==> flow/run.sh <==
#!/bin/bash
# the make line also repeats each setting of config.mk as NAME=value (left out here)
make -C /OpenROAD-flow-scripts/flow DESIGN_CONFIG=/design/flow/config.mk WORK_HOME=/design/flow/orfs CLKGATE_MAP_FILE= finish
==> flow/config.mk <==
export PLATFORM = sky130hd
export DESIGN_NAME = ml_demodulator
export DESIGN_NICKNAME = ml_demodulator
export VERILOG_FILES = /design/flow/design.v
export SDC_FILE = /design/flow/constraint.sdc
export NUM_CORES = 4
export LEC_CHECK = 0
export ABC_AREA = 1
export CAP_MARGIN = 20
export CORE_ASPECT_RATIO = 0.65
export CORE_MARGIN = 2
export CORE_UTILIZATION = 26
export CTS_CLUSTER_SIZE = 92
export GPL_ROUTABILITY_DRIVEN = 1
export MAX_ROUTING_LAYER = met5
export MIN_ROUTING_LAYER = met2
export PLACE_DENSITY_LB_ADDON = 0.27
export SETUP_SLACK_MARGIN = 1.38
export SLEW_MARGIN = 25
==> flow/constraint.sdc <==
create_clock -name core_clock -period 8.84 [get_ports {i_clk}]
set_input_delay 1.7680 -clock core_clock [delete_from_list [all_inputs] [get_ports {i_clk}]]
set_output_delay 1.7680 -clock core_clock [all_outputs]
set_load 0.01 [all_outputs]
==> flow/design.v <==
module rsmul (
    r_r, 
    r_i, 
    s_r, 
    mul_r, 
    mul_i
);
    input signed [5:0] r_r, r_i;
    input [1:0] s_r;
    output signed [8:0] mul_r, mul_i;
    wire signed [2:0] s;
    assign s = {1'b0, s_r};
    assign mul_r = s * r_r;
    assign mul_i = s * r_i;
endmodule
module ml_demodulator(
    i_clk,
    i_reset,
    i_trig,
    i_y_hat,
    i_r,
    i_rd_rdy,
    o_rd_vld,
    o_llr,
    o_hard_bit
);
input i_clk;
input i_reset;
input i_trig;
input [159:0] i_y_hat;
input [319:0] i_r;
input i_rd_rdy;
output o_rd_vld;
output [7:0] o_llr;
output o_hard_bit;
localparam IDLE = 0;
localparam R44_S = 4'd1;
localparam R33_S = 4'd2;
localparam R34_S = 4'd3;
localparam R22_S = 4'd4;
localparam BUF = 3'd1;
localparam CAL_AB = 3'd2;
localparam OUT = 3'd3;
localparam CAL_CD = 3'd4;
localparam CAL_EF = 3'd5;
localparam CAL_GH = 3'd6;
localparam COMPARE = 3'd7;
integer i, j, k, m, n, p, q;
wire       gclk1, gclk2, gclk3; 
wire [1:0] SQRT   = 2'b1_1;  
wire [39:0] r34, r23, r24, r12, r13, r14;
wire [19:0] r44, r33, r22, r11;
wire [39:0] y4, y3, y2, y1;
reg [9:0] r34_r_r, r24_r_r, r14_r_r, r23_r_r, r13_r_r, r12_r_r, r34_i_r, r24_i_r, r14_i_r, r23_i_r, r13_i_r, r12_i_r;
wire [9:0] r34_r_w, r24_r_w, r14_r_w, r23_r_w, r13_r_w, r12_r_w, r34_i_w, r24_i_w, r14_i_w, r23_i_w, r13_i_w, r12_i_w;
reg [9:0] r44_r_r, r33_r_r, r22_r_r, r11_r_r;
wire [9:0] r44_r_w, r33_r_w, r22_r_w, r11_r_w;
reg [7:0] y1_r_r, y2_r_r, y3_r_r, y4_r_r, y1_i_r, y2_i_r, y3_i_r, y4_i_r;
reg [7:0] y1_r_w, y2_r_w, y3_r_w, y4_r_w, y1_i_w, y2_i_w, y3_i_w, y4_i_w;
wire [8:0] rsmul_o_r, rsmul_o_i;
reg [5:0] rsmul_i_r_r, rsmul_i_r_i;
reg [1:0] rsmul_i_s_r;
reg [3:0] rs_state_r, rs_state_w;
reg [1:0] rs_count_r, rs_count_w;
reg [2:0] state_r, state_w;
reg [1:0] count_r, count_w;
reg [12:0] L_tmp_r[0:3];
reg [12:0] L_tmp_w[0:3];
reg [1:0] j2_path_r[0:3];
reg [1:0] j2_path_w[0:3];
reg [1:0] j1_path_r[0:3];
reg [1:0] j1_path_w[0:3];
reg [9:0] y_tmp_r, y_tmp_i;
reg [9:0] rs1r, rs1i, rs2r, rs2i, rs3r, rs3i, rs4r, rs4i;
reg [9:0] rs_other_r, rs_other_i;
reg signed [11:0] a, b;
reg signed [11:0] c, d;
reg signed [11:0] e[0:3];
reg signed [11:0] f[0:3];
reg signed [11:0] g[0:3];
reg signed [11:0] h[0:3];
reg [11:0] cal_tmp_r, cal_tmp_i;
reg [12:0] L_tmp1;
reg [12:0] L_tmp2;
reg [12:0] L_tmp3[0:3];
reg [12:0] L_tmp4[0:3];
reg [1:0] j3_r, j3_w, j4_r, j4_w, j2_r, j2_w, j1_r, j1_w;
reg [12:0] L_min1_r[0:3];
reg [12:0] L_min1_w[0:3];
reg [12:0] min_r;
reg [12:0] min_w;
reg [12:0] min_tmp[0:6];
reg [1:0] trace_r[0:3];
reg [1:0] trace_w[0:3];
reg [1:0] trace_tmp[0:2];
reg [143:0] output_buf_r, output_buf_w;
reg [7:0] buf_count_r, buf_count_w;
reg [7:0] buf_out_r, buf_out_w;
reg       gclk_detect_w, gclk_detect_r;
assign {r44, r34, r24, r14, r33, r23, r13, r22, r12, r11} = i_r;
assign {y4, y3, y2, y1} = i_y_hat;
assign r34_i_w = (i_trig) ? r34[39:30] : r34_i_r;
assign r34_r_w = (i_trig) ? r34[19:10] : r34_r_r;
assign r24_i_w = (i_trig) ? r24[39:30] : r24_i_r;
assign r24_r_w = (i_trig) ? r24[19:10] : r24_r_r;
assign r14_i_w = (i_trig) ? r14[39:30] : r14_i_r;
assign r14_r_w = (i_trig) ? r14[19:10] : r14_r_r;
assign r23_i_w = (i_trig) ? r23[39:32] : r23_i_r;
assign r23_r_w = (i_trig) ? r23[19:10] : r23_r_r;
assign r13_i_w = (i_trig) ? r13[39:30] : r13_i_r;
assign r13_r_w = (i_trig) ? r13[19:10] : r13_r_r;
assign r12_i_w = (i_trig) ? r12[39:30] : r12_i_r;
assign r12_r_w = (i_trig) ? r12[19:10] : r12_r_r;
assign r44_r_w = (i_trig) ? r44[19:10] : r44_r_r;
assign r33_r_w = (i_trig) ? r33[19:10] : r33_r_r;
assign r22_r_w = (i_trig) ? r22[19:10] : r22_r_r;
assign r11_r_w = (i_trig) ? r11[19:10] : r11_r_r;
assign o_llr = {o_hard_bit, 6'b0, 1'b1};
assign o_hard_bit = output_buf_r[buf_out_r];
assign o_rd_vld = i_rd_rdy & (buf_count_r != buf_out_r);
rsmul rsmul0(.r_r(rsmul_i_r_r), .r_i(rsmul_i_r_i), 
            .s_r(rsmul_i_s_r),  
            .mul_r(rsmul_o_r), .mul_i(rsmul_o_i));
always @(*) begin
    rs_state_w = rs_state_r;
    rs_count_w = rs_count_r;
    y4_i_w = y4_i_r;
    y4_r_w = y4_r_r;
    y3_i_w = y3_i_r;
    y3_r_w = y3_r_r;
    y2_i_w = y2_i_r;
    y2_r_w = y2_r_r;
    y1_i_w = y1_i_r;
    y1_r_w = y1_r_r;
    gclk_detect_w = 0;
    case (rs_state_r)
        IDLE: begin
            rsmul_i_r_i = 0;
            rsmul_i_r_r = 0;
            rsmul_i_s_r = 0;
            if (i_trig) begin
                rs_state_w = R44_S;
                y4_i_w = y4[38:33];
                y4_r_w = y4[18:13];
                y3_i_w = y3[38:33];
                y3_r_w = y3[18:13];
                y2_i_w = y2[38:33];
                y2_r_w = y2[18:13];
                y1_i_w = y1[38:33];
                y1_r_w = y1[18:13];
                gclk_detect_w = 1;
            end
            else rs_state_w = IDLE;
        end
        R44_S: begin
            gclk_detect_w = 1;
            rsmul_i_r_r = y4_r_r;
            rsmul_i_r_i = y4_i_r;
            rsmul_i_s_r = SQRT;
            y4_r_w = rsmul_o_r[7:0];
            y4_i_w = rsmul_o_i[7:0];
            rs_state_w = R33_S;
        end
        R33_S: begin
            gclk_detect_w = 1;
            rsmul_i_r_r = y3_r_r;
            rsmul_i_r_i = y3_i_r;
            rsmul_i_s_r = SQRT;
            y3_r_w = rsmul_o_r[7:0];
            y3_i_w = rsmul_o_i[7:0];
            rs_state_w = R34_S;
        end
        R34_S: begin
            gclk_detect_w = 1;
            rsmul_i_r_r = y2_r_r;
            rsmul_i_r_i = y2_i_r;
            rsmul_i_s_r = SQRT;
            y2_r_w = rsmul_o_r[7:0];
            y2_i_w = rsmul_o_i[7:0];
            rs_state_w = R22_S;
        end
        R22_S: begin
            gclk_detect_w = 1;
            rsmul_i_r_r = y1_r_r;
            rsmul_i_r_i = y1_i_r;
            rsmul_i_s_r = SQRT;
            y1_r_w = rsmul_o_r[7:0];
            y1_i_w = rsmul_o_i[7:0];
            rs_state_w = IDLE;
        end
        default: begin
            rs_state_w = rs_state_r;
            rs_count_w = rs_count_r;
            rsmul_i_r_i = 0;
            rsmul_i_r_r = 0;
            rsmul_i_s_r = 0;
        end
    endcase
end
always @(*) begin
    state_w = state_r;
    count_w = count_r;
    for (j = 0; j < 4; j = j + 1) begin
        L_tmp_w[j] = L_tmp_r[j];
        L_min1_w[j] = L_min1_r[j];
        trace_w[j] = trace_r[j];
        j2_path_w[j] = j2_path_r[j];
        j1_path_w[j] = j1_path_r[j];
    end
    j1_w = j1_r;
    j2_w = j2_r;
    j3_w = j3_r;
    j4_w = j4_r;
    min_w = min_r;
    output_buf_w = output_buf_r;
    buf_count_w = buf_count_r;
    rs4i = 0;
    y_tmp_r = 0;
    y_tmp_i = 0;
    rs_other_r = 0;
    rs_other_i = 0;
    rs4r = 0;
    case (state_r)
        IDLE: begin
            if (i_trig) begin
                state_w = BUF;
                count_w = 0;
            end
            else begin
                state_w = IDLE;
            end
        end
        BUF: begin
            if (count_r < 1) begin
                count_w = count_r + 1;
            end
            else begin
                count_w = 0;
                state_w = CAL_AB;
                j1_w = 0;
                j2_w = 0;
                j3_w = 0;
                j4_w = 0;
            end
        end
        CAL_AB: begin
            state_w = CAL_CD;
            y_tmp_r = {y4_r_r, 2'b0};
            y_tmp_i = {y4_i_r, 2'b0};
            rs4r = (r44_r_r ^ {{10{j4_r[0]}}, 1'b1});
            rs4i = (r44_r_r ^ {{10{j4_r[1]}}, 1'b1});
            rs_other_r = 0;
            rs_other_i = 0;
            a = $signed(y_tmp_r) - $signed(rs4r);
            b = $signed(y_tmp_i) - $signed(rs4i);
            if (a < 0) a = ~a;  
            if (b < 0) b = ~b;  
            L_tmp1 = a + b;
            L_tmp_w[0] = L_tmp1; 
            L_tmp_w[1] = L_tmp1; 
            L_tmp_w[2] = L_tmp1; 
            L_tmp_w[3] = L_tmp1; 
        end
        CAL_CD: begin
            state_w = CAL_EF;
            y_tmp_r = {y3_r_r, 2'b0};
            y_tmp_i = {y3_i_r, 2'b0};
            rs4r = (r34_r_r ^ {11{j4_r[0]}}) + (r34_i_r ^ {11{~j4_r[1]}});
            rs4i = (r34_r_r ^ {11{j4_r[1]}}) + (r34_i_r ^ {11{j4_r[0]}});
            cal_tmp_r = $signed(y_tmp_r) - $signed(rs4r);
            cal_tmp_i = $signed(y_tmp_i) - $signed(rs4i);
            for (m = 0; m < 4; m = m + 1) begin
                rs3r = r33_r_r ^ {11{m[0]}};
                rs3i = r33_r_r ^ {11{m[1]}};
                c = $signed(cal_tmp_r) - $signed(rs3r);
                d = $signed(cal_tmp_i) - $signed(rs3i);
                rs2r = 0;
                rs2i = 0;
                if (c < 0) c = ~c;  
                if (d < 0) d = ~d;  
                L_tmp2 = c + d;
                L_tmp_w[m] = L_tmp_r[m] + L_tmp2; 
            end
        end
        CAL_EF: begin
            j2_w = j2_r + 1;
            y_tmp_r = {y2_r_r, 2'b10};
            y_tmp_i = {y2_i_r, 2'b10};
            rs2r = r22_r_r ^ {11{j2_r[0]}};
            rs2i = r22_r_r ^ {11{j2_r[1]}};
            rs4r = (r24_r_r ^ {11{j4_r[0]}}) + (r24_i_r ^ {11{~j4_r[1]}});
            rs4i = (r24_r_r ^ {11{j4_r[1]}}) + (r24_i_r ^ {11{j4_r[0]}});
            cal_tmp_r = $signed(y_tmp_r) - $signed(rs4r) - $signed(rs2r);
            cal_tmp_i = $signed(y_tmp_i) - $signed(rs4i) - $signed(rs2i);
            for (m = 0; m < 4; m = m + 1) begin  
                rs3r = {r23_r_r ^ {{9{m[0]}}, 2'b0}} + {r23_i_r[7:0] ^ {9{~m[1]}}, 2'b00} ;
                rs3i = {r23_r_r[9:1] ^ {10{m[1]}}, 1'b0} + {r23_i_r[7:1] ^ {8{m[0]}}, 3'b0};
                e[m] = $signed(cal_tmp_r) - $signed(rs3r);
                f[m] = $signed(cal_tmp_i) - $signed(rs3i);
                if (e[m] < 0) e[m] = ~e[m];  
                if (f[m] < 0) f[m] = ~f[m];  
                L_tmp3[m] = e[m] + f[m];
                if (L_tmp3[m] <= L_min1_r[m] || j2_r == 2'b0) begin
                    L_min1_w[m] = L_tmp3[m];
                    j2_path_w[m] = j2_r;
                end
            end
            if (j2_r == 2'b11) begin
                state_w = CAL_GH;
            end
        end
        CAL_GH: begin
            if (count_r == 0 && j1_r == 0) begin
                L_tmp_w[0] = L_tmp_r[0] + L_min1_r[0];
                L_tmp_w[1] = L_tmp_r[1] + L_min1_r[1];
                L_tmp_w[2] = L_tmp_r[2] + L_min1_r[2];
                L_tmp_w[3] = L_tmp_r[3] + L_min1_r[3];
            end
            y_tmp_r = {y1_r_r, 2'b0};
            y_tmp_i = {y1_i_r, 2'b0};
            rs1r = r11_r_r ^ {11{j1_r[0]}};
            rs1i = r11_r_r ^ {11{j1_r[1]}};
            rs4r = (r14_r_r ^ {11{j4_r[0]}}) + (r14_i_r ^ {11{~j4_r[1]}});
            rs4i = (r14_r_r ^ {11{j4_r[1]}}) + (r14_i_r ^ {11{j4_r[0]}});
            cal_tmp_r = $signed(y_tmp_r) - $signed(rs4r) - $signed(rs1r);
            cal_tmp_i = $signed(y_tmp_i) - $signed(rs4i) - $signed(rs1i);
            if (count_r == 0) begin
                count_w = count_r + 1;
                for (m = 0; m < 2; m = m + 1) begin  
                    rs3r = (r13_r_r ^ {11{m[0]}}) + (r13_i_r ^ {11{~m[1]}});
                    rs3i = (r13_r_r ^ {11{m[1]}}) + (r13_i_r ^ {11{m[0]}});
                    rs2r = (r12_r_r ^ {11{j2_path_r[m][0]}}) + (r12_i_r ^ {11{~j2_path_r[m][1]}});
                    rs2i = (r12_r_r ^ {11{j2_path_r[m][1]}}) + (r12_i_r ^ {11{j2_path_r[m][0]}});
                    g[m] = $signed(cal_tmp_r) - $signed(rs2r) - $signed(rs3r);
                    h[m] = $signed(cal_tmp_i) - $signed(rs2i) - $signed(rs3i);
                    if (g[m] < 0) g[m] = ~g[m];  
                    if (h[m] < 0) h[m] = ~h[m];  
                    L_tmp4[m] = g[m] + h[m];
                    if (L_tmp4[m] <= L_min1_r[m] || j1_r == 2'b0) begin
                        L_min1_w[m] = L_tmp4[m];
                        j1_path_w[m] = j1_r;
                    end
                end
            end
            else begin
                count_w = 0;
                j1_w = j1_r + 1;
                for (m = 2; m < 4; m = m + 1) begin  
                    rs3r = (r13_r_r ^ {11{m[0]}}) + (r13_i_r ^ {11{~m[1]}});
                    rs3i = (r13_r_r ^ {11{m[1]}}) + (r13_i_r ^ {11{m[0]}});
                    rs2r = (r12_r_r ^ {11{j2_path_r[m][0]}}) + (r12_i_r ^ {11{~j2_path_r[m][1]}});
                    rs2i = (r12_r_r ^ {11{j2_path_r[m][1]}}) + (r12_i_r ^ {11{j2_path_r[m][0]}});
                    g[m] = $signed(cal_tmp_r) - $signed(rs2r) - $signed(rs3r);
                    h[m] = $signed(cal_tmp_i) - $signed(rs2i) - $signed(rs3i);
                    if (g[m] < 0) g[m] = ~g[m];  
                    if (h[m] < 0) h[m] = ~h[m];  
                    L_tmp4[m] = g[m] + h[m];
                    if (L_tmp4[m] <= L_min1_r[m] || j1_r == 2'b0) begin
                        L_min1_w[m] = L_tmp4[m];
                        j1_path_w[m] = j1_r;
                    end
                end
            end
            if (j1_r == 2'b11 && count_r[0] == 1'b1) begin
                state_w = COMPARE;
            end
        end
        COMPARE: begin
            j4_w = j4_r + 1;
            min_tmp[0] = L_tmp_r[0] + L_min1_r[0];
            min_tmp[1] = L_tmp_r[1] + L_min1_r[1];
            min_tmp[2] = L_tmp_r[2] + L_min1_r[2];
            min_tmp[3] = L_tmp_r[3] + L_min1_r[3];
            if (min_tmp[0] > min_tmp[1]) begin
                min_tmp[4] = min_tmp[1];
                trace_tmp[0] = 1;
            end
            else begin
                min_tmp[4] = min_tmp[0];
                trace_tmp[0] = 0;
            end
            if (min_tmp[2] > min_tmp[3]) begin
                min_tmp[5] = min_tmp[3];
                trace_tmp[1] = 3;
            end
            else begin
                min_tmp[5] = min_tmp[2];
                trace_tmp[1] = 2;
            end
            if (min_tmp[4] > min_tmp[5]) begin
                min_tmp[6] = min_tmp[5];
                trace_tmp[2] = trace_tmp[1];
            end
            else begin
                min_tmp[6] = min_tmp[4];
                trace_tmp[2] = trace_tmp[0];
            end
            if ((min_tmp[6] < min_r) || j4_r == 2'b0) begin
                min_w = min_tmp[6];
                trace_w[0] = j1_path_w[trace_tmp[2]];
                trace_w[1] = j2_path_r[trace_tmp[2]];
                trace_w[2] = trace_tmp[2];
                trace_w[3] = j4_r;
            end
            if (j4_r == 2'b11) begin
                state_w = OUT;
            end
            else begin
                state_w = CAL_AB;
            end
        end
        OUT: begin
            output_buf_w[buf_count_r] = trace_r[0][0];
            output_buf_w[buf_count_r + 1] = trace_r[0][1];
            output_buf_w[buf_count_r + 2] = trace_r[1][0];
            output_buf_w[buf_count_r + 3] = trace_r[1][1];
            output_buf_w[buf_count_r + 4] = trace_r[2][0];
            output_buf_w[buf_count_r + 5] = trace_r[2][1];
            output_buf_w[buf_count_r + 6] = trace_r[3][0];
            output_buf_w[buf_count_r + 7] = trace_r[3][1];
            if (buf_count_r != 8'd136) buf_count_w = buf_count_r + 8;
            else buf_count_w = 0;
            state_w = IDLE;
        end
        default: state_w = IDLE;
    endcase
end
always @(*) begin
    buf_out_w = buf_out_r;
    if (i_rd_rdy) begin
        if (o_rd_vld) begin
            if (buf_out_r == 8'd143) buf_out_w = 8'd0;
            else buf_out_w = buf_out_r + 1;
        end
    end
end
always @(posedge i_clk or posedge i_reset) begin
    if (i_reset) begin
        for (j = 0; j < 4; j = j + 1) begin
            L_tmp_r[j] <= 0;
            L_min1_r[j] <= 13'b1_1111_1111_1111;
            trace_r[j] <= 0;
            j2_path_r[j] <= 0;
            j1_path_r[j] <= 0;
        end
        r34_i_r <= 0;
        r34_r_r <= 0;
        r24_i_r <= 0;
        r24_r_r <= 0;
        r14_i_r <= 0;
        r14_r_r <= 0;
        r23_i_r <= 0;
        r23_r_r <= 0;
        r13_i_r <= 0;
        r13_r_r <= 0;
        r12_i_r <= 0;
        r12_r_r <= 0;
        r44_r_r <= 0;
        r33_r_r <= 0;
        r22_r_r <= 0;
        r11_r_r <= 0;
        y4_i_r <=  0;
        y4_r_r <=  0;
        y3_i_r <=  0;
        y3_r_r <=  0;
        y2_i_r <=  0;
        y2_r_r <=  0;
        y1_i_r <=  0;
        y1_r_r <=  0;
        rs_state_r <= IDLE;
        rs_count_r <= 0;
        state_r <= IDLE;
        count_r <= 0;
        j1_r <= 0;
        j2_r <= 0;
        j3_r <= 0;
        j4_r <= 0;
        min_r <= 0;
        output_buf_r <= 0;
        buf_count_r <= 0;
        buf_out_r <= 0;
        gclk_detect_r <= 0;
    end
    else begin
        for (j = 0; j < 4; j = j + 1) begin
            L_tmp_r[j] <= L_tmp_w[j];
            L_min1_r[j] <= L_min1_w[j];
            trace_r[j] <= trace_w[j];
            j2_path_r[j] <= j2_path_w[j];
            j1_path_r[j] <= j1_path_w[j];
        end
        r34_i_r <= r34_i_w;
        r34_r_r <= r34_r_w;
        r24_i_r <= r24_i_w;
        r24_r_r <= r24_r_w;
        r14_i_r <= r14_i_w;
        r14_r_r <= r14_r_w;
        r23_i_r <= r23_i_w;
        r23_r_r <= r23_r_w;
        r13_i_r <= r13_i_w;
        r13_r_r <= r13_r_w;
        r12_i_r <= r12_i_w;
        r12_r_r <= r12_r_w;
        r44_r_r <= r44_r_w;
        r33_r_r <= r33_r_w;
        r22_r_r <= r22_r_w;
        r11_r_r <= r11_r_w;
        y4_i_r <=  y4_i_w;
        y4_r_r <=  y4_r_w;
        y3_i_r <=  y3_i_w;
        y3_r_r <=  y3_r_w;
        y2_i_r <=  y2_i_w;
        y2_r_r <=  y2_r_w;
        y1_i_r <=  y1_i_w;
        y1_r_r <=  y1_r_w;
        rs_state_r <= rs_state_w;
        rs_count_r <= rs_count_w;
        state_r <= state_w;
        count_r <= count_w;
        j1_r <= j1_w;
        j2_r <= j2_w;
        j3_r <= j3_w;
        j4_r <= j4_w;
        min_r <= min_w;
        output_buf_r <= output_buf_w;
        buf_count_r <= buf_count_w;
        buf_out_r <= buf_out_w;
        gclk_detect_r <= gclk_detect_w;
    end
end
endmodule
==> job_summary.md, run 1 <==
### Yosys + OpenROAD results

| Metric | Value |
|---|---|
| Reg2Reg Depth | 50 |
| Synth Seq Share | 20.1% |
| Final hold violations | 0 |
| Hold Path Class | reg2reg |
| Largest delay share family, worst path | adder cells |
| GRT Util Overall | 35.4% |
| RSZ-0062 raised after global routing | true |
| Clock skew | 0.0463 ns |
| Tally of buffers added on design ports | 212 |
| SO Viols | negative setup slack |
| TritonCTS clock tree | yes |
| Syn Area/Cell | 7.34 um2 |
| Yosys simple share | 19.6% |
| Classification of the worst setup path | reg2reg |
| Hold Path Depth | 2 |
| Synthesized area | 67900 um2 |
| CP Data Required Time | 9.50 ns |
| Post-synth regs | 541 |
| Fp util | 26.1% |
| Pin count of the biggest net entering global routing | 145 |
| Longest Clk Path Bufs | 3 |
| Critical Path End | L_min1_r[0][7] |
| EDFF count, synth | 0 |
| Tool warnings | 406 |
| Via/cell ratio | 6.83 |
| Vias | 95427 |
| TritonCTS Buffers | 72 |
| R2r startpoint | j4_r[1] |
| Worst Setup Start Kind | flip-flop |
| HPWL after DPL | 252 mm |
| Global-route wire length before repair | 457 mm |
| DRT Pass-1 Iters | 55 |
| Setup ws final | -0.118 ns |
| Main flop type after synthesis | dfrtp_1 |
| Compound-Gate Fraction of Synth Area | 15.5% |
| Synth-to-Final Area Change | 32.9% |
| Antenna violations before repair | 29 |
| Async set or reset register ratio after synthesis | 100% |
| Yosys stat cell total | 9249 |
| Clk root buf | clkbuf_16 |
| Outcome | failed layout checks |
| Setup violations, final | 35 |
| MaxCap Viol Count | 0 |
| Hold_buf cts | 0 |
| Post-synth top cells | 1911 x nand2_1, 1296 x inv_1, 871 x ha_1 |
| Global route overflow | 0 |
| Place WS | -0.402 ns |
| Chip area | 265000 um2 |
| XORs/XNORs by Area | 12.8% |
| Hold_sp | min_r[9] |
| Fmax | 0.112 GHz |
| Worst setup path startpoint | j4_r[1] |
| Crit path arrival time | 9.62 ns |
| Final Net Count | 11952 |
| Core footprint | 260000 um2 |
| Worst Setup End Kind | flip-flop |
| Boundary Pins | 494 |
| Fin crit share | 101% |
| Synth warnings | 19 |
| H-tree depth | 3 |
| Logic depth of the worst setup path including buffers | 50 |
| Setup TNS | -2.36 ns |
| Yosys Chip Area | 67900 um2 |
| Mux frac, synth | 0.118% |
| Post-route cell area | 90200 um2 |
| WHS Endpoint | min_r[9] |
| Remaining antenna violation count | 0 |
| Die W | 638 um |
| Late-Pin Clk Latency | 0.76 ns |
| Final WL | 321 mm |
| Slowest CP cell | dfrtp_4 |
| Clock transition at path regs | 0.07 ns |
| Share of the synthesized area in the top cell type | 18.0% |
| Unique cell type count in the Yosys netlist | 73 |
| CP max stage delay | 0.60 ns |
| Vias in the first global route | 105168 |
| Worst slew margin | 22.8% |
| Final Instance Count excl. Fillers | 13975 |
| Iteration-0 DRC count of the detailed router | 13216 |
| Most numerous cell in the Yosys netlist | nand2_1 |
| Pins Over Slew Limit | 0 |
| Final GP Congestion | 1.07 |
| Placed cell count | 13616 |
| DRC errors left | 0 |
| Drt wl/cell | 22.9 um |
| Die height | 416 um |
| Worst slew pin tran | 1.15 ns |
| Post-layout min period | 8.96 ns |
| Top cells, area | dfrtp_1 18%, ha_1 16%, nand2_1 11%, xor2_1 8.8%, inv_1 7.2% |
| Largest family of logic cells by area | adder cells |
| Yosys adder share | 22.6% |
| R2R Setup Slk | -0.12 ns |
| Largest area contributor in the netlist | dfrtp_1 |
| DP Area | 81900 um2 |
| Mapped Cells | 9249 |
| Reg2reg end | L_min1_r[0][7] |
| Worst-path maximum fanout | 11 |
| Clk sinks | 541 |
| # rows | 151 |
| Count of buffer and inverter cells on the critical path | 12 |
layer usage:
| layer | global-route usage, % | up-vias | routed length, um |
|---|---|---|---|
| met1 | - | 33792 | 0 |
| met5 | 34.5 | - | 10700 |
| met2 | 33.8 | 26670 | 135000 |
| li1 | - | 32498 | - |
| met4 | 4.60 | 264 | 17800 |
| met3 | 56.1 | 2203 | 157000 |
what timing repair did:
action | in CTS | in global routing
cloned | 1 | 5
pin swaps | 79 | 313
endpoints found under the setup margin | 133 | 141
gates resized | 298 | 572
buffers inserted | 62 | 60
metrics by stage:
step	utilization, %	hold WS (ns)
after floorplan	-	0.396
after global placement	31.5	0.445
after detailed placement	31.5	0.447
after CTS	33.2	0.461
after global routing	34.6	0.498
final	34.7	0.467
layout make-up:
cell class / instances / area (um2)
clock inverter: 29 / 360
antenna: 97 / 243
timing repair buffer: 1378 / 11500
multi-input combinational: 7064 / 53000
timing repair inverter: 1 / 11.3
clock buffer: 104 / 2130
fill: 27442 / 170000
sequential: 541 / 13600
tap: 3442 / 4310
inverter: 1319 / 5010
==> run 2, diff against run 1 <==
- ABC_AREA: 1 -> unset
- CORE_ASPECT_RATIO: 0.65 -> unset
- CORE_UTILIZATION: 26 -> 44
- CTS_CLUSTER_SIZE: 92 -> unset
- GPL_ROUTABILITY_DRIVEN: 1 -> unset
- MAX_ROUTING_LAYER: met5 -> unset
- MIN_ROUTING_LAYER: met2 -> unset
- PLACE_DENSITY: unset -> 0.6
- PLACE_DENSITY_LB_ADDON: 0.27 -> unset
- SETUP_SLACK_MARGIN: 1.38 -> unset
- SLEW_MARGIN: 25 -> 20
- clock period: 8.84 -> 5.65 ns (I/O delays scaled with it)
==> run 2 against run 1 <==
Maximum frequency decreased by 2.9%. Via count decreased by 39%. Synthesized area decreased by 6.3%. Still fails the layout checks on negative setup slack. Count of clock-buffer cells in the layout decreased by 1. Global-route usage decreased by 6.1 points. Die area decreased by 44%. Non-clock buffer count increased by 860. First-iteration DRC count decreased by 70%. Sequential cell count unchanged.
==> job_summary.md, run 2 <==
### Yosys + OpenROAD results

| Metric | Value |
|---|---|
| Logic depth of the worst setup path including buffers | 48 |
| Final Instance Count excl. Fillers | 11110 |
| Largest area contributor in the netlist | dfrtp_1 |
| Vias in the first global route | 58530 |
| Clock skew | 0.0478 ns |
| HPWL after DPL | 183 mm |
| DP Area | 82200 um2 |
| Yosys Chip Area | 63600 um2 |
| Main flop type after synthesis | dfrtp_1 |
| GRT Util Overall | 29.3% |
| XORs/XNORs by Area | 16.7% |
| Count of buffer and inverter cells on the critical path | 10 |
| Core footprint | 143000 um2 |
| # diodes | 0 |
| Unique cell type count in the Yosys netlist | 91 |
| Synth-to-Final Area Change | 39.8% |
| Late-Pin Clk Latency | 0.73 ns |
| Worst slew pin tran | 1.17 ns |
| Setup violations, final | 140 |
| SO Viols | negative setup slack |
| Compound-Gate Fraction of Synth Area | 15.7% |
| Chip area | 148000 um2 |
| Longest Clk Path Bufs | 3 |
| Async set or reset register ratio after synthesis | 100% |
| Mapped Cells | 7066 |
| Fp util | 44.3% |
| Synth Seq Share | 21.4% |
| Mux frac, synth | 7.10% |
| Global-route wire length before repair | 335 mm |
| GRT busiest layer | met2 |
| Clk sinks | 541 |
| Worst-path maximum fanout | 7 |
| CP Data Required Time | 6.26 ns |
| Post-synth regs | 541 |
| Remaining antenna violation count | 0 |
| Yosys adder share | 24.1% |
| Hold_sp | output_buf_r[98] |
| Critical Path End | L_min1_r[3][7] |
| TritonCTS Buffers | 75 |
| Place WS | -3.99 ns |
| Tally of buffers added on design ports | 212 |
| Setup ws final | -3.58 ns |
| Syn Area/Cell | 9.00 um2 |
| Reg2reg end | L_min1_r[3][7] |
| WHS | 0.471 ns |
| Pins Over Slew Limit | 0 |
| Global route overflow | 0 |
| Yosys simple share | 8.98% |
| EDFF count, synth | 0 |
| GR Util met2 | 47.5% |
| DRT Pass-1 Iters | 8 |
| Fmax | 0.108 GHz |
| Die height | 384 um |
| Fin crit share | 163% |
| Hold_buf cts | 0 |
| TritonCTS clock tree | yes |
| Die W | 384 um |
| Boundary Pins | 494 |
| Drt wl/cell | 20.0 um |
| Clock transition at path regs | 0.06 ns |
| # rows | 139 |
| Final hold violations | 0 |
| Hold Path Depth | 2 |
| Synthesized area | 63600 um2 |
| Vias | 58530 |
| WHS Endpoint | output_buf_r[98] |
| Post-layout min period | 9.23 ns |
| Largest family of logic cells by area | adder cells |
| H-tree depth | 3 |
| CP max stage delay | 0.54 ns |
| Tool warnings | 398 |
| Crit path arrival time | 9.83 ns |
| RSZ-0062 raised after global routing | true |
| Hold Path Class | reg2reg |
| Final GP Congestion | 0.979 |
| Outcome | failed layout checks |
| R2r startpoint | j4_r[0] |
| Post-route cell area | 88900 um2 |
| Post-synth top cells | 871 x ha_1, 793 x xnor2_1, 740 x inv_1 |
| Placed cell count | 10853 |
| MaxCap Viol Count | 0 |
| Antenna violations before repair | 2 |
| Reg2Reg Depth | 48 |
| GR met3 Demand/Resource | 3.23% |
| Iteration-0 DRC count of the detailed router | 3937 |
| DRC errors left | 0 |
| Met1 usage | 40.3% |
| Slowest CP cell | fa_1 |
| Fill cells | 12077 |
| Via/cell ratio | 5.27 |
| Final WL | 222 mm |
| R2R Setup Slk | -3.58 ns |
| Largest delay share family, worst path | adder cells |
| Most numerous cell in the Yosys netlist | ha_1 |
| Top cells, area | dfrtp_1 19%, ha_1 17%, xnor2_1 11%, fa_1 6.9%, xor2_1 5.6% |
| Worst Setup End Kind | flip-flop |
| Final Net Count | 10723 |
| Yosys stat cell total | 7066 |
| Synth warnings | 19 |
| Pin count of the biggest net entering global routing | 170 |
| Worst Setup Start Kind | flip-flop |
| Classification of the worst setup path | reg2reg |
| Worst slew margin | 21.8% |
| Share of the synthesized area in the top cell type | 19.2% |
| Worst setup path startpoint | j4_r[0] |
| CP dominant cell by count | buf_6 |
| Clk root buf | clkbuf_16 |
[run 2: timing repair]
action	4_1_cts	5_1_grt
pin swaps	136	171
gates resized	229	363
gates cloned	2	1
buffers inserted	62	63
setup endpoints to repair	140	140
[run 2: final cells by class]
cell class	instances	area (um2)	share of cell area, %
clock buffer	103	2090	2.35
timing repair buffer	2238	18000	20.2
sequential	541	13600	15.3
tap	1903	2380	2.68
multi-input combinational	5547	49500	55.7
inverter	745	2810	3.16
clock inverter	33	527	0.592
[run 2: per-stage QoR]
step           utilization (%)  setup TNS, ns
3_5_place_dp              57.3        -433.47
6_report                  62.0        -369.24
2_1_floorplan                -       -1744.14
4_1_cts                   60.3        -366.41
3_3_place_gp              57.3        -414.99
5_1_grt                   62.0        -420.63
[run 2: layer usage]
metal	wire, um	up-vias
li1	-	28341
met1	101000	28389
met2	102000	1483
met3	10900	317
met4	8780	0
met5	0	-
==> run 3, diff against run 2 <==
- CELL_PAD_IN_SITES_GLOBAL_PLACEMENT: unset -> 0
- CORE_MARGIN: 2 -> 3
- CORE_UTILIZATION: 44 -> 70
- CTS_CLUSTER_SIZE: unset -> 41
- GPL_ROUTABILITY_DRIVEN: unset -> 0
- MAX_ROUTING_LAYER: unset -> met4
- PLACE_DENSITY: 0.6 -> 0.35
- SETUP_SLACK_MARGIN: unset -> 2.62
- TNS_END_PERCENT: unset -> 20
- clock period: 5.65 -> 8.85 ns (I/O delays scaled with it)
==> run 3 against run 2 <==
Still fails the layout checks on negative setup slack. Global-route usage increased by 15 points. Sequential cell count unchanged. Critical path depth decreased by 1. Final area decreased by 12%. Register-to-register slack improved by 2.4 ns. Worst setup slack improved by 2.4 ns.
==> job_summary.md, run 3 <==
### Yosys + OpenROAD results

| Metric | Value |
|---|---|
| Pin count of the biggest net entering global routing | 180 |
| CP max stage delay | 0.58 ns |
| Tool warnings | 402 |
| Post-route cell area | 78600 um2 |
| Pins Over Slew Limit | 0 |
| Mux frac, synth | 7.10% |
| Drt wl/cell | 24.8 um |
| Synth Seq Share | 21.4% |
| R2r startpoint | j4_r[1] |
| Fp util | 71.3% |
| Setup ws final | -1.13 ns |
| Hold Path Class | reg2reg |
| Yosys adder share | 24.1% |
| Clock skew | 0.0426 ns |
| Post-layout min period | 9.98 ns |
| Antenna violations before repair | 6 |
| Worst setup path startpoint | j4_r[1] |
| Vias | 59793 |
| SO Viols | negative setup slack |
| Top cells, area | dfrtp_1 19%, ha_1 17%, xnor2_1 11%, fa_1 6.9%, xor2_1 5.6% |
| Clk sinks | 541 |
| Count of buffer and inverter cells on the critical path | 11 |
| GRT Util Overall | 44.4% |
| TritonCTS Buffers | 61 |
| Fill cells | 4446 |
| EDFF count, synth | 0 |
| DRC errors left | 0 |
| Slowest CP cell | dfrtp_4 |
| Clk root buf | clkbuf_16 |
| Critical Path End | j1_path_r[1][1] |
| Most numerous cell in the Yosys netlist | ha_1 |
| Setup violations, final | 67 |
| Worst Setup Start Kind | flip-flop |
| Async set or reset register ratio after synthesis | 100% |
| Classification of the worst setup path | reg2reg |
| Worst slew pin tran | 1.09 ns |
| Longest Clk Path Bufs | 3 |
| TritonCTS clock tree | yes |
| Core footprint | 89200 um2 |
| R2R Setup Slk | -1.13 ns |
| Final hold violations | 0 |
| Hold_sp | output_buf_r[95] |
| Unique cell type count in the Yosys netlist | 91 |
| Mapped Cells | 7066 |
| Hold Path Depth | 2 |
| Final Net Count | 9567 |
| Tally of buffers added on design ports | 212 |
| Via/cell ratio | 6.49 |
| Reg2Reg Depth | 47 |
| Boundary Pins | 494 |
| Crit path arrival time | 10.57 ns |
| RSZ-0062 raised after global routing | true |
| XORs/XNORs by Area | 16.7% |
| Reg2reg end | j1_path_r[1][1] |
| Synth warnings | 19 |
| WHS | 0.478 ns |
| Die height | 307 um |
| Die W | 307 um |
| HPWL after DPL | 161 mm |
| Worst slew margin | 26.7% |
| # rows | 109 |
| Compound-Gate Fraction of Synth Area | 15.7% |
| Chip area | 94500 um2 |
| CP dominant cell by count | buf_4 |
| Post-synth regs | 541 |
| Clock transition at path regs | 0.07 ns |
| Outcome | failed layout checks |
| Largest area contributor in the netlist | dfrtp_1 |
| Global route overflow | 0 |
| Largest delay share family, worst path | AND-OR/OR-AND gates |
| Late-Pin Clk Latency | 0.73 ns |
| CP Data Required Time | 9.44 ns |
| DP Area | 72600 um2 |
| Largest family of logic cells by area | adder cells |
| Yosys stat cell total | 7066 |
| Fmax | 0.100 GHz |
| Post-synth top cells | 871 x ha_1, 793 x xnor2_1, 740 x inv_1 |
| Main flop type after synthesis | dfrtp_1 |
| Final WL | 229 mm |
| Worst-path maximum fanout | 7 |
| MaxCap Viol Count | 0 |
| Synthesized area | 63600 um2 |
| WHS Endpoint | output_buf_r[95] |
| Iteration-0 DRC count of the detailed router | 7692 |
| Synth-to-Final Area Change | 23.5% |
| Global-route wire length before repair | 319 mm |
| Share of the synthesized area in the top cell type | 19.2% |
| Fin crit share | 113% |
| Worst Setup End Kind | flip-flop |
| Remaining antenna violation count | 0 |
| Yosys Chip Area | 63600 um2 |
| Vias in the first global route | 57535 |
| End-of-flow core utilization | 88.1% |
| H-tree depth | 2 |
| Logic depth of the worst setup path including buffers | 47 |
| DRT Pass-1 Iters | 9 |
| Yosys simple share | 8.98% |
| Syn Area/Cell | 9.00 um2 |
run 3: routing by layer:
layer	vias to the layer above	global-route usage (%)	wire length, um
met4	0	23.4	19400
met1	28341	56.3	82500
li1	25989	-	-
met3	1399	8.25	27300
met2	4064	68.0	99500
met5	-	-	0
run 3: timing repair:
| item | CTS | global route |
|---|---|---|
| endpoints found under the setup margin | 140 | 140 |
| gates resized | 220 | 370 |
| cloned | 2 | 1 |
| pin swaps | 175 | 204 |
| buffers inserted | 49 | 45 |
| hold buffers | 0 | 0 |
run 3: stage by stage:
step | setup TNS, ns | worst slack, ns | cells
floorplan | -123.47 | -0.234 | 7071
global placement | -43.04 | -0.791 | 8997
finish | -64.43 | -1.13 | 9216
CTS | -18.40 | -0.358 | 9163
detailed placement | -56.48 | -0.984 | 8997
global route | -79.37 | -1.32 | 9215
run 3: final cells by class:
cell class / count / area (um2) / share of cell area, %
multi-input combinational: 5547 / 49400 / 62.8
timing repair buffer: 1096 / 9140 / 11.6
sequential: 541 / 13600 / 17.3
tap: 1165 / 1460 / 1.86
inverter: 745 / 2800 / 3.57
clock buffer: 82 / 1740 / 2.21
antenna: 7 / 17.5 / 0.0223
clock inverter: 33 / 427 / 0.543
==> run 4, diff against run 3 <==
- CELL_PAD_IN_SITES_GLOBAL_PLACEMENT: 0 -> 1
- CORE_UTILIZATION: 70 -> 57
- CTS_CLUSTER_SIZE: 41 -> unset
- PLACE_DENSITY: 0.35 -> 0.58
- SETUP_SLACK_MARGIN: 2.62 -> unset
==> run 4 against run 3 <==
Critical path type unchanged. Count of clock-buffer cells in the layout is 11 higher. Utilization is 17 points lower. Wire length is 12% lower. Via count is 8.9% lower. Still fails the layout checks on negative setup slack. Maximum frequency is 6.5% higher. Cell count is 3.5% higher. Synthesized cell count stayed put. Critical endpoint is now j1_path_r[1][0].
==> job_summary.md, run 4 <==
### Yosys + OpenROAD results

| Metric | Value |
|---|---|
| Clk root buf | clkbuf_16 |
| Fin crit share | 106% |
| Die W | 340 um |
| Crit path arrival time | 9.91 ns |
| Logic depth of the worst setup path including buffers | 44 |
| Register Area | 13600 um2 |
| MaxCap Viol Count | 0 |
| Met2 WL | 90.4 mm |
| R2r startpoint | j4_r[1] |
| Iteration-0 DRC count of the detailed router | 4186 |
| Setup TNS | -25.20 ns |
| Compound-Gate Fraction of Synth Area | 15.7% |
| Clock transition at path regs | 0.06 ns |
| M1 WL | 89.6 mm |
| Synth-to-Final Area Change | 23.1% |
| Yosys stat cell total | 7066 |
| Boundary Pins | 494 |
| Synth Seq Share | 21.4% |
| Largest area contributor in the netlist | dfrtp_1 |
| Worst-path maximum fanout | 7 |
| Multi-input gate area | 48400 um2 |
| Core footprint | 110000 um2 |
| Hold Path Class | reg2reg |
| H-tree depth | 3 |
| Final WL | 202 mm |
| TritonCTS Buffers | 70 |
| Main flop type after synthesis | dfrtp_1 |
| Late-Pin Clk Latency | 0.67 ns |
| Synthesized area | 63600 um2 |
| Mapped Cells | 7066 |
| Met3 WL | 13.2 mm |
| Vias in the first global route | 53928 |
| Pins Over Slew Limit | 0 |
| Hold Path Depth | 0 |
| Async set or reset register ratio after synthesis | 100% |
| DRC errors left | 0 |
| XORs/XNORs by Area | 16.7% |
| Top Layer Used | met4 |
| HPWL after DPL | 165 mm |
| R2R Setup Slk | -0.53 ns |
| # rows | 121 |
| WHS | 0.472 ns |
| Fp util | 57.9% |
| Via/cell ratio | 5.71 |
| Yosys Chip Area | 63600 um2 |
| WHS Endpoint | state_r[1] |
| Global route overflow | 0 |
| TritonCTS clock tree | yes |
| Chip area | 116000 um2 |
| Largest family of logic cells by area | adder cells |
| Vias | 54445 |
| Critical Path End | j1_path_r[1][0] |
| Setup violations, final | 68 |
| Post-layout min period | 9.38 ns |
| CP Data Required Time | 9.39 ns |
| Yosys adder share | 24.1% |
| Post-synth regs | 541 |
| SO Viols | negative setup slack |
| Yosys simple share | 8.98% |
| Clk sinks | 541 |
| Post-synth top cells | 871 x ha_1, 793 x xnor2_1, 740 x inv_1 |
| Worst Setup End Kind | flip-flop |
| Antenna violations before repair | 5 |
| Die height | 340 um |
| Syn Area/Cell | 9.00 um2 |
| CP dominant cell by count | buf_4 |
| EDFF count, synth | 0 |
| Drt wl/cell | 21.2 um |
| Synth warnings | 19 |
| Top cells, area | dfrtp_1 19%, ha_1 17%, xnor2_1 11%, fa_1 6.9%, xor2_1 5.6% |
| Slowest CP cell | fa_2 |
| Global-route wire length before repair | 308 mm |
| Reg2reg end | j1_path_r[1][0] |
| CP max stage delay | 0.61 ns |
| Largest delay share family, worst path | adder cells |
| Worst slew margin | 29.1% |
| End-of-flow core utilization | 71.3% |
| Tally of buffers added on design ports | 212 |
| Share of the synthesized area in the top cell type | 19.2% |
| GRT Util Overall | 35.2% |
| Fill cells | 8697 |
| DRT Pass-1 Iters | 6 |
| Final Net Count | 9577 |
| Worst setup path startpoint | j4_r[1] |
| Worst slew pin tran | 1.06 ns |
| Worst Setup Start Kind | flip-flop |
| Pin count of the biggest net entering global routing | 182 |
| Mux frac, synth | 7.10% |
| RSZ-0062 raised after global routing | true |
| Unique cell type count in the Yosys netlist | 91 |
| Count of buffer and inverter cells on the critical path | 10 |
| Clock skew | 0.0409 ns |
| Longest Clk Path Bufs | 3 |
| Final hold violations | 0 |
| Outcome | failed layout checks |
| Setup ws final | -0.527 ns |
| Remaining antenna violation count | 0 |
| Classification of the worst setup path | reg2reg |
| Tool warnings | 402 |
| Fmax | 0.107 GHz |
| Most numerous cell in the Yosys netlist | ha_1 |
| Reg2Reg Depth | 44 |
| Hold_sp | state_r[2] |
run 4: final cells by class:
cell class | count | share of cell area (%)
Antenna cell | 4 | 0.0128
Inverter | 745 | 3.58
Clock inverter | 35 | 0.644
Tap cell | 1476 | 2.36
Multi-Input combinational cell | 5547 | 61.8
Sequential cell | 541 | 17.4
Timing Repair Buffer | 1097 | 11.7
Clock buffer | 93 | 2.53
run 4: timing repair:
action / CTS / global route
gates cloned: 1 / 1
setup endpoints to repair: 67 / 105
resized: 189 / 176
hold endpoints to repair: 0 / 0
buffers inserted: 31 / 20
pin swaps: 127 / 67
hold buffers: 0 / 0
run 4: routing by layer:
metal | track usage, % | vias to the layer above
met4 | 13.1 | 0
met1 | 47.2 | 26283
li1 | - | 26049
met3 | 4.80 | 436
met2 | 54.4 | 1677
met5 | - | -
run 4: metrics by stage:
stage               std cells  cell area [um2]  setup WS (ns)
floorplan                7071            64100         -0.234
global placement         9355            73400         -0.927
detailed placement       9355            73400          -1.04
CTS                      9515            77100         -0.454
global route             9537            78300         -0.941
finish                   9538            78300         -0.527
==> run 5, diff against run 4 <==
- CAP_MARGIN: 20 -> 15
- CELL_PAD_IN_SITES_GLOBAL_PLACEMENT: 1 -> unset
- CORE_ASPECT_RATIO: unset -> 0.5
- CORE_MARGIN: 3 -> 2
- CORE_UTILIZATION: 57 -> 72
- CTS_CLUSTER_DIAMETER: unset -> 334
- CTS_CLUSTER_SIZE: unset -> 99
- GPL_ROUTABILITY_DRIVEN: 0 -> unset
- HOLD_SLACK_MARGIN: unset -> -0.09
- MAX_ROUTING_LAYER: met4 -> unset
- PLACE_DENSITY: 0.58 -> 0.4
- SETUP_SLACK_MARGIN: unset -> 1.64
- TNS_END_PERCENT: 20 -> 5
- clock period: 8.85 -> 5.54 ns (I/O delays scaled with it)
==> run 5 against run 4 <==
The run now fails in 5_1_grt. Synthesized cell count stayed put. Die area is 21% lower. Synthesized area stayed put.
==> job_summary.md, run 5 <==
### Metrics collected by this job

| Metric | Value |
|---|---|
| Outcome | aborted with a tool error |
| Halt Stage | 5_1_grt |
| Error | [ERROR GRT-0116] Global routing finished with congestion. Check the congestion regions in the DRC Viewer. |
| Mux frac, synth | 7.10% |
| Largest area contributor in the netlist | dfrtp_1 |
| Core footprint | 88000 um2 |
| Fp util | 72.3% |
| Die height | 214 um |
| XORs/XNORs by Area | 16.7% |
| Mapped Cells | 7066 |
| Synth warnings | 19 |
| Clk sinks | 541 |
| DP Area | 80200 um2 |
| TritonCTS Buffers | 9 |
| # rows | 77 |
| Tally of buffers added on design ports | 212 |
| Largest family of logic cells by area | adder cells |
| Boundary Pins | 494 |
| Post-synth top cells | 871 x ha_1, 793 x xnor2_1, 740 x inv_1 |
| Chip area | 90900 um2 |
| Clk root buf | clkbuf_16 |
| Unique cell type count in the Yosys netlist | 91 |
| Most numerous cell in the Yosys netlist | ha_1 |
| HPWL after DPL | 196 mm |
| Main flop type after synthesis | dfrtp_1 |
| Yosys stat cell total | 7066 |
| EDFF count, synth | 0 |
| Syn Area/Cell | 9.00 um2 |
| Final GP Congestion | 1.16 |
| Place WS | -4.61 ns |
| Yosys Chip Area | 63600 um2 |
| Compound-Gate Fraction of Synth Area | 15.7% |
| Yosys adder share | 24.1% |
| Synth Seq Share | 21.4% |
| Async set or reset register ratio after synthesis | 100% |
| GRT Util Overall | 83.2% |
| H-tree depth | 1 |
| Yosys simple share | 8.98% |
| Longest Clk Path Bufs | 3 |
| Share of the synthesized area in the top cell type | 19.2% |
| Global route overflow | 366 |
| Post-synth regs | 541 |
| Synthesized area | 63600 um2 |
| Top cells, area | dfrtp_1 19%, ha_1 17%, xnor2_1 11%, fa_1 6.9%, xor2_1 5.6% |
| Die W | 424 um |
## run 5: routing by layer
metal / track usage, % / overflow
met1: 82.6 / 21
met3: 74.1 / 36
met2: 95.8 / 158
met5: 53.6 / 3
met4: 79.2 / 148
## run 5: repair_timing
| item | in CTS |
|---|---|
| cloned | 0 |
| endpoints found under the setup margin | 147 |
| hold buffers | 0 |
| gates resized | 347 |
| hold endpoints to repair | 0 |
| buffers inserted | 71 |
| pin swaps | 154 |
## run 5: through the flow
step | hold slack [ns] | cells
2_1_floorplan | 0.352 | 7071
3_3_place_gp | 0.432 | 10004
3_5_place_dp | 0.457 | 10004
4_1_cts | 0.497 | 10088
==> run 6, diff against run 5 <==
- CAP_MARGIN: 15 -> 20
- CELL_PAD_IN_SITES_GLOBAL_PLACEMENT: unset -> 0
- CORE_ASPECT_RATIO: 0.5 -> unset
- CORE_MARGIN: 2 -> 3
- CORE_UTILIZATION: 72 -> 33
- CTS_CLUSTER_DIAMETER: 334 -> unset
- CTS_CLUSTER_SIZE: 99 -> unset
- GPL_ROUTABILITY_DRIVEN: unset -> 0
- GPL_TIMING_DRIVEN: unset -> 0
- HOLD_SLACK_MARGIN: -0.09 -> unset
- PLACE_DENSITY: 0.4 -> unset
- PLACE_DENSITY_LB_ADDON: unset -> 0.16
- SETUP_SLACK_MARGIN: 1.64 -> 3.4
- TNS_END_PERCENT: 5 -> unset
- clock period: 5.54 -> 16.3 ns (I/O delays scaled with it)
==> run 6 against run 5 <==
The run now finishes clean. Synthesized area stayed put. Die area is 120% higher. Synthesized cell count stayed put.
==> job_summary.md, run 6 <==
### Yosys + OpenROAD results

| Metric | Value |
|---|---|
| Outcome | timing/DRC/antenna clean |
| R2r startpoint | j4_r[0] |
| Worst slew margin | 18.4% |
| Worst Setup Start Kind | flip-flop |
| Core footprint | 191000 um2 |
| Global route overflow | 0 |
| Slowest CP cell | o41ai_1 |
| Die W | 445 um |
| MaxCap Viol Count | 0 |
| H-tree depth | 3 |
| Late-Pin Clk Latency | 0.73 ns |
| Syn Area/Cell | 9.00 um2 |
| Hold Path Class | reg2reg |
| Synthesized area | 63600 um2 |
| Logic depth of the worst setup path including buffers | 43 |
| Chip area | 198000 um2 |
| Synth warnings | 19 |
| Pins Over Slew Limit | 0 |
| Reg2Reg Depth | 43 |
| Yosys Chip Area | 63600 um2 |
| Final WL | 228 mm |
| Count of buffer and inverter cells on the critical path | 8 |
| Top cells, area | dfrtp_1 19%, ha_1 17%, xnor2_1 11%, fa_1 6.9%, xor2_1 5.6% |
| Async set or reset register ratio after synthesis | 100% |
| Clock transition at path regs | 0.06 ns |
| Crit path arrival time | 12.89 ns |
| Mux frac, synth | 7.10% |
| Hold Path Depth | 0 |
| Global-route wire length before repair | 336 mm |
| Hold_buf cts | 0 |
| CP dominant cell by count | ha_1 |
| CP Data Required Time | 16.90 ns |
| Final Net Count | 8956 |
| Reg2reg end | L_min1_r[0][3] |
| GRT Util Overall | 22.6% |
| TritonCTS Buffers | 75 |
| Final hold violations | 0 |
| Post-synth top cells | 871 x ha_1, 793 x xnor2_1, 740 x inv_1 |
| Largest family of logic cells by area | adder cells |
| Largest delay share family, worst path | AND-OR/OR-AND gates |
| Main flop type after synthesis | dfrtp_1 |
| # rows | 160 |
| Antenna violations before repair | 6 |
| Compound-Gate Fraction of Synth Area | 15.7% |
| Vias in the first global route | 51651 |
| Post-CTS Setup Inserts | 0 |
| Yosys simple share | 8.98% |
| EDFF count, synth | 0 |
| Setup TNS | 0 ns |
| CP max stage delay | 0.49 ns |
| Share of the synthesized area in the top cell type | 19.2% |
| Setup violations, final | 0 |
| Die height | 445 um |
| Vias | 51743 |
| Drt wl/cell | 22.9 um |
| TritonCTS clock tree | yes |
| Worst-path maximum fanout | 10 |
| Remaining antenna violation count | 0 |
| RSZ-0062 raised after global routing | true |
| Synth Seq Share | 21.4% |
| Largest area contributor in the netlist | dfrtp_1 |
| Yosys adder share | 24.1% |
| Clock skew | 0.0529 ns |
| Fin crit share | 75.4% |
| WHS Endpoint | rs_state_r[2] |
| Fp util | 33.3% |
| Iteration-0 DRC count of the detailed router | 3778 |
| Yosys stat cell total | 7066 |
| Worst Setup End Kind | flip-flop |
| Hold_sp | rs_state_r[3] |
| Clk root buf | clkbuf_16 |
| Tool warnings | 392 |
| End-of-flow core utilization | 37.8% |
| HPWL after DPL | 193 mm |
| Worst slew pin tran | 1.21 ns |
| Unique cell type count in the Yosys netlist | 91 |
| Classification of the worst setup path | reg2reg |
| Boundary Pins | 494 |
| Fill cells | 19409 |
| Pin count of the biggest net entering global routing | 33 |
| XORs/XNORs by Area | 16.7% |
| DRT Pass-1 Iters | 6 |
| DRC errors left | 0 |
| Post-synth regs | 541 |
| Mapped Cells | 7066 |
| Via/cell ratio | 5.20 |
| Synth-to-Final Area Change | 13.3% |
| Worst setup path startpoint | j4_r[0] |
| Fmax | 0.0814 GHz |
| Longest Clk Path Bufs | 3 |
| R2R Setup Slk | 4.01 ns |
| Critical Path End | L_min1_r[0][3] |
| Most numerous cell in the Yosys netlist | ha_1 |
| Tally of buffers added on design ports | 211 |
| Clk sinks | 541 |
| Post-layout min period | 12.29 ns |
[run 6: per-stage QoR]
stage	instance area [um2]	hold WS (ns)	cells	setup slack (ns)
after detailed placement	69300	0.373	9814	3.21
after floorplan	63600	0.352	7071	5.73
after CTS	71900	0.379	9952	3.41
final	72000	0.377	9956	4.01
after global placement	68900	0.361	9793	1.01
after global routing	72000	0.391	9953	3.32
[run 6: final cells by class]
class | count | area, um2 | area share, %
diodes | 3 | 7.51 | 0.0104
plain buffers | 238 | 1030 | 1.43
clock buffers | 105 | 2160 | 3.00
clock inverters | 33 | 410 | 0.570
inverters | 745 | 2800 | 3.89
multi-input cells | 5547 | 46300 | 64.3
flip-flops and latches | 541 | 13600 | 18.9
well taps | 2511 | 3140 | 4.36
repair buffers | 233 | 2540 | 3.53
[run 6: metal layers]
layer / share of wire, % / GRT usage (%) / wire [um] / up-vias
met1: 47 / 31.7 / 107000 / 25311
met3: 4.8 / 2.46 / 11000 / 281
met4: 4.0 / 8.02 / 9010 / 4
met2: 44 / 35.9 / 101000 / 1331
met5: 0.0092 / 0 / 21 / -
li1: - / - / - / 24816
[run 6: repair_timing]
item / in CTS / in global routing
gates resized: 6 / 22
gates cloned: 0 / 0
setup endpoints to repair: 23 / 61
hold endpoints to repair: 0 / 0
==> run 7, diff against run 6 <==
- CELL_PAD_IN_SITES_GLOBAL_PLACEMENT: 0 -> 3
- CORE_MARGIN: 3 -> 7
- CORE_UTILIZATION: 33 -> 34
- GPL_TIMING_DRIVEN: 0 -> unset
- MAX_ROUTING_LAYER: unset -> met4
- PLACE_DENSITY: unset -> 0.68
- PLACE_DENSITY_LB_ADDON: 0.16 -> unset
- SETUP_SLACK_MARGIN: 3.4 -> unset
- TNS_END_PERCENT: unset -> 20
- clock period: 16.3 -> 6.76 ns (I/O delays scaled with it)
==> run 7 against run 6 <==
Critical path type unchanged. Clock skew is 0.011 ns lower. Cell count is 17% higher. Global-route usage is 2.8 points higher. Worst setup slack worse by 6.4 ns. Count of clock-buffer cells in the layout is 2 lower. Maximum frequency is 34% higher. The layout now fails its checks (negative setup slack). Synthesized cell count stayed put. Highest routed layer is now met4. Die area is 0.67% higher. Largest cell class unchanged. Sequential share of layout area is 3.7 points lower. Critical endpoint is now j2_path_r[2][0]. Synthesized area stayed put. Critical path depth is 2 higher. Utilization is 11 points higher.
==> job_summary.md, run 7 <==
### Yosys + OpenROAD results

| Metric | Value |
|---|---|
| Outcome | failed layout checks |
| SO Viols | negative setup slack |
| Crit path arrival time | 9.74 ns |
| MaxCap Viol Count | 0 |
| Worst Setup Start Kind | flip-flop |
| Fp util | 34.3% |
| Yosys simple share | 8.98% |
| WHS Endpoint | output_buf_r[122] |
| Setup ws final | -2.38 ns |
| Mapped Cells | 7066 |
| Setup TNS | -213.97 ns |
| Share of the synthesized area in the top cell type | 19.2% |
| Worst slew pin tran | 1.20 ns |
| Die W | 447 um |
| Synth warnings | 19 |
| Logic depth of the worst setup path including buffers | 45 |
| Critical Path End | j2_path_r[2][0] |
| Yosys Chip Area | 63600 um2 |
| DP Area | 83100 um2 |
| Global-route wire length before repair | 374 mm |
| Hold_buf cts | 0 |
| Boundary Pins | 494 |
| Pin count of the biggest net entering global routing | 145 |
| H-tree depth | 3 |
| Worst-path maximum fanout | 5 |
| Clock skew | 0.0418 ns |
| Fmax | 0.109 GHz |
| Hold Path Depth | 2 |
| Final Net Count | 10723 |
| Drt wl/cell | 21.6 um |
| Via/cell ratio | 4.91 |
| Late-Pin Clk Latency | 0.72 ns |
| Main flop type after synthesis | dfrtp_1 |
| Place WS | -2.84 ns |
| DRC errors left | 0 |
| Slowest CP cell | or4_4 |
| Iteration-0 DRC count of the detailed router | 2906 |
| Worst Setup End Kind | flip-flop |
| Classification of the worst setup path | reg2reg |
| Reg2Reg Depth | 45 |
| Antenna violations before repair | 9 |
| Core footprint | 186000 um2 |
| XORs/XNORs by Area | 16.7% |
| Clk root buf | clkbuf_16 |
| Synthesized area | 63600 um2 |
| Setup violations, final | 132 |
| Syn Area/Cell | 9.00 um2 |
| Mux frac, synth | 7.10% |
| Final hold violations | 0 |
| Synth Seq Share | 21.4% |
| Chip area | 199000 um2 |
| Largest family of logic cells by area | adder cells |
| Tool warnings | 408 |
| R2r startpoint | j4_r[1] |
| Worst slew margin | 19.2% |
| Synth-to-Final Area Change | 41.0% |
| Die height | 447 um |
| GRT Util Overall | 25.4% |
| CP max stage delay | 0.54 ns |
| Global route overflow | 0 |
| TritonCTS clock tree | yes |
| Async set or reset register ratio after synthesis | 100% |
| Largest area contributor in the netlist | dfrtp_1 |
| # rows | 158 |
| Final WL | 253 mm |
| Pins Over Slew Limit | 0 |
| DRT Pass-1 Iters | 7 |
| Remaining antenna violation count | 0 |
| Yosys adder share | 24.1% |
| Unique cell type count in the Yosys netlist | 91 |
| R2R Setup Slk | -2.38 ns |
| Worst setup path startpoint | j4_r[1] |
| Hold Path Class | reg2reg |
| Clk sinks | 541 |
| EDFF count, synth | 0 |
| CP Data Required Time | 7.35 ns |
| Tally of buffers added on design ports | 212 |
| Post-synth top cells | 871 x ha_1, 793 x xnor2_1, 740 x inv_1 |
| RSZ-0062 raised after global routing | true |
| Count of buffer and inverter cells on the critical path | 5 |
| Fill cells | 17993 |
| Most numerous cell in the Yosys netlist | ha_1 |
| Post-layout min period | 9.14 ns |
| TritonCTS Buffers | 75 |
| Post-route cell area | 89700 um2 |
| Clock transition at path regs | 0.06 ns |
| HPWL after DPL | 213 mm |
| Fin crit share | 135% |
| Vias in the first global route | 58525 |
| Yosys stat cell total | 7066 |
| Largest delay share family, worst path | adder cells |
| Post-synth regs | 541 |
| Reg2reg end | j2_path_r[2][0] |
| Hold_sp | output_buf_r[122] |
| Compound-Gate Fraction of Synth Area | 15.7% |
| Longest Clk Path Bufs | 3 |
| Top cells, area | dfrtp_1 19%, ha_1 17%, xnor2_1 11%, fa_1 6.9%, xor2_1 5.6% |
| Vias | 57425 |
## run 7: routing by layer
metal  wire length (um)  track usage [%]
met1             124000             35.8
met2             115000             40.3
met3               8590             2.34
met4               5330             4.80
met5                  0                -
## run 7: area by class of cell
class	count	area (um2)	share of cell area (%)
diodes	1	2.50	0.00279
clock buffers	103	2120	2.37
clock inverters	34	474	0.529
inverters	745	2800	3.12
multi-input cells	5547	49500	55.2
flip-flops and latches	541	13600	15.2
well taps	2480	3100	3.46
repair buffers	2238	18100	20.2
## run 7: through the flow
step,hold WS (ns),utilization [%],cells
final,0.473,48.3,11689
after global routing,0.488,48.3,11688
after CTS,0.478,47.0,11631
after detailed placement,0.465,44.8,11440
after global placement,0.457,44.8,11440
after floorplan,0.352,-,7071
## run 7: what timing repair did
item,CTS,global route
pin swaps,122,221
buffers inserted,54,61
resized,237,386
endpoints found under the setup margin,140,140
cloned,0,1
